==> run F: inputs <==
## archon_top
module archon_top (
    input wire clk,
    input wire reset,  
    input wire [15:0] external_entropy_in,  
    input wire [7:0] analog_entropy_raw,    
    input wire [1:0] ml_predicted_action,  
    input wire ml_risk_flag_top,           
    input wire manual_lock_top,            
    input wire analog_lock_override,
    input wire analog_flush_override,
    input wire quantum_override_signal,  
    input wire [1:0] mission_profile,          
    input wire override_authentication_valid,  
    input wire [7:0] entropy_threshold_fsm,    
    output wire [3:0] cpu_debug_pc,
    output wire [15:0] cpu_debug_instr,
    output wire cpu_debug_stall,
    output wire cpu_debug_flush,
    output wire cpu_debug_lock,
    output wire [7:0] cpu_debug_fsm_entropy_log,
    output wire [2:0] cpu_debug_fsm_instr_type_log,
    output wire cpu_debug_hazard_flag,
    output wire [1:0] cpu_debug_fsm_state,
    output wire cpu_debug_shock_detected,
    output wire [1:0] cpu_debug_classified_entropy,
    output wire system_enable_fire_pulse  
);
export LEC_CHECK = 0
export ABC_AREA = 1
export CAP_MARGIN = 20
export CELL_PAD_IN_SITES_DETAIL_PLACEMENT = 0
export CORE_MARGIN = 2
export CORE_UTILIZATION = 32
export CTS_CLUSTER_DIAMETER = 146
export GPL_TIMING_DRIVEN = 0
export HOLD_SLACK_MARGIN = -0.01
export SLEW_MARGIN = 20
export TNS_END_PERCENT = 80
create_clock -name core_clock -period 20.0 [get_ports {clk}]
run.sh (not shown) runs the stock make flow with config.mk's settings and CLKGATE_MAP_FILE=.
==> run E (differences from run F) <==
- ABC_AREA: 1 -> unset
- CELL_PAD_IN_SITES_DETAIL_PLACEMENT: 0 -> unset
- CORE_UTILIZATION: 32 -> 40
- CTS_CLUSTER_DIAMETER: 146 -> unset
- GPL_TIMING_DRIVEN: 0 -> unset
- HOLD_SLACK_MARGIN: -0.01 -> unset
- SETUP_SLACK_MARGIN: unset -> 3.06
- TNS_END_PERCENT: 80 -> unset
==> flow/constraint.sdc (replaced) <==
create_clock -name core_clock -period 13.1 [get_ports {clk}]
set_input_delay 2.6200 -clock core_clock [delete_from_list [all_inputs] [get_ports {clk}]]
set_output_delay 2.6200 -clock core_clock [all_outputs]
set_load 0.01 [all_outputs]
==> impl_metrics.tcl <==
# collected from the flow reports
set metrics [dict create \
    fa_ha_area_frac 0.1971 \
    yosysCellCount 2799 \
    path_common_cell "fa_1" \
    combGateArea_um2 17320 \
    grt_util_met2 0.3480 \
    gp_congestion 0.8698 \
    status "finished clean" \
    common_cells "dfrtp_1, inv_1, mux2_2" \
    critPathBufInv 6 \
    topRoutingLayerUsed "met4" \
    crit_path_max_fanout 5 \
    area_leaders "dfrtp_1, fa_1, ha_1, mux2_2, inv_1" \
    die_area_um2 71320 \
    rr_worst_depth 44 \
    place_ws_ps -150.4 \
    num_rows 96 \
    vias_per_cell 5.522 \
    wl_met3_mm 2.933 \
]
The numbers above come from run E.

==> impl_metrics.tcl <==
# collected from the flow reports
set metrics [dict create \
    path_common_cell "nand2_1" \
    clockRootBuffer "clkbuf_16" \
    yosysCellCount 3155 \
    die_area_um2 83600 \
    crit_path_max_fanout 10 \
    combGateArea_um2 14630 \
    topRoutingLayerUsed "met5" \
    grt_util_met2 0.2614 \
    gp_congestion 0.9081 \
    wl_met3_mm 4.040 \
    rr_worst_depth 36 \
    fa_ha_area_frac 0.2097 \
    area_leaders "dfrtp_1, fa_1, nand2_1, ha_1, inv_1" \
    place_ws_ps 1983 \
    critPathBufInv 11 \
    status "finished clean" \
]
The numbers above come from run F.



==> inputs of 03-07 <==
Starting RTL as in the previous note.
Settings: LEC_CHECK=0, ABC_AREA=1, CAP_MARGIN=15, CORE_ASPECT_RATIO=0.99, CORE_MARGIN=2, CORE_UTILIZATION=57, CTS_CLUSTER_SIZE=32, MAX_ROUTING_LAYER=met4, PLACE_DENSITY_LB_ADDON=0.22, SLEW_MARGIN=15, TNS_END_PERCENT=95; clock period 12.2 ns.
==> 06-02 (differences from 03-07) <==
CORE_UTILIZATION = 63   (was 57)
PLACE_DENSITY_LB_ADDON = unset   (was 0.22)
==> flow/constraint.sdc (replaced) <==
create_clock -name core_clock -period 14.1 [get_ports {clk}]
set_input_delay 2.8200 -clock core_clock [delete_from_list [all_inputs] [get_ports {clk}]]
set_output_delay 2.8200 -clock core_clock [all_outputs]
set_load 0.01 [all_outputs]
==> 03-15 (differences from 03-07) <==
ABC_AREA = unset   (was 1)
CORE_ASPECT_RATIO = unset   (was 0.99)
CORE_UTILIZATION = 72   (was 57)
CTS_CLUSTER_SIZE = unset   (was 32)
MAX_ROUTING_LAYER = unset   (was met4)
PLACE_DENSITY_LB_ADDON = unset   (was 0.22)
SLEW_MARGIN = 20   (was 15)
TNS_END_PERCENT = unset   (was 95)
==> flow/constraint.sdc (replaced) <==
create_clock -name core_clock -period 11.0 [get_ports {clk}]
set_input_delay 2.2000 -clock core_clock [delete_from_list [all_inputs] [get_ports {clk}]]
set_output_delay 2.2000 -clock core_clock [all_outputs]
set_load 0.01 [all_outputs]
==> results.yml <==
# physical design summary
yosys:
  netlist_top_cells_area: "dfrtp_1 34%, fa_1 11%, nand2_1 10%"
  synth_area_mm2: 0.0260
  mux_share_pct: 0.192
routing:
  vias: 21700
job:
  tool_warnings: 81
run_status:
  outcome: "finished clean"
timing:
  relSlewSlack_pct: 26.8
Source of the figures above: 03-07

==> results.yml <==
# physical design summary
timing:
  setup_ws_ns: -0.250
  setup_violations: 1
run_status:
  so_faults: "negative setup slack"
  outcome: "finished with violations"
Source of the figures above: 03-15

==> results.yml <==
# physical design summary
run_status:
  outcome: "finished clean"
yosys:
  mux_share_pct: 0.192
  synth_area_mm2: 0.0260
timing:
  relSlewSlack_pct: 27.6
Source of the figures above: 06-02



==> 03-03: inputs <==
archon_top again, from the RTL that the note above started with.
export LEC_CHECK = 0
export ABC_AREA = 1
export CAP_MARGIN = 15
export CORE_ASPECT_RATIO = 0.96
export CORE_MARGIN = 2
export CORE_UTILIZATION = 72
export CTS_CLUSTER_DIAMETER = 381
export CTS_CLUSTER_SIZE = 15
export GPL_ROUTABILITY_DRIVEN = 0
export HOLD_SLACK_MARGIN = 0.29
export MAX_ROUTING_LAYER = met4
export PLACE_DENSITY_LB_ADDON = 0.06
export SETUP_SLACK_MARGIN = -0.2
export SLEW_MARGIN = 15
export TNS_END_PERCENT = 95
create_clock -name core_clock -period 9.88 [get_ports {clk}]
==> inputs of 07-10, as changes to 03-03 <==
==> flow/config.mk (replaced) <==
export PLATFORM = sky130hd
export DESIGN_NAME = archon_top
export DESIGN_NICKNAME = archon_top
export VERILOG_FILES = /design/flow/design.v
export SDC_FILE = /design/flow/constraint.sdc
export NUM_CORES = 4
export LEC_CHECK = 0
export ABC_AREA = 1
export CAP_MARGIN = 20
export CORE_MARGIN = 2
export CORE_UTILIZATION = 72
export SLEW_MARGIN = 20
==> flow/constraint.sdc (replaced) <==
create_clock -name core_clock -period 23.9 [get_ports {clk}]
set_input_delay 4.7800 -clock core_clock [delete_from_list [all_inputs] [get_ports {clk}]]
set_output_delay 4.7800 -clock core_clock [all_outputs]
set_load 0.01 [all_outputs]
==> results <==
| metric | 03-03 | 07-10 |
|---|---|---|
| Final Instance Count excl. Fillers | 3795 | 3701 |
| CORE AREA | 0.0358 mm² | 0.0356 mm² |
| GR met1 Demand/Resource | 0.481 | 0.466 |
| Setup slack at placement | -1.81 ns | 5.42 ns |
| Per-cell routed wire length | 17.7 µm | 17.6 µm |
| Number of design-rule violations left by the first detailed-router iteration | 2039 | 1896 |
| Plain + repair buffers | 162 | 77 |
| Met1 layer wirelength in the final routing | 26.7 mm | 27.0 mm |
| Via count of the first global-routing pass | 22400 | 22200 |
| Number of well-tap cells placed | 490 | 461 |
| Vert. Die Dim | 190 µm | 194 µm |
| Core utilization of the finished layout | 0.809 | 0.799 |
| Most frequent CP cell | sky130_fd_sc_hd__fa_1 | sky130_fd_sc_hd__nand2_1 |
| Worst-margin pin slew | 1.04 ns | 1.06 ns |
| Comb. cell area | 0.0149 mm² | 0.0146 mm² |
| Worst reg2reg path depth | 51 | 33 |
| Die W | 198 µm | 194 µm |
| Run status | complete, but fails checks | finished clean |
| Layout check failures | negative setup slack | - |
| Multi-input gate share of total cell area | 0.515 | 0.515 |
| Area added between synthesis and finish | 11.4% | 9.19% |
| Initial Utilization | 0.726 | 0.731 |
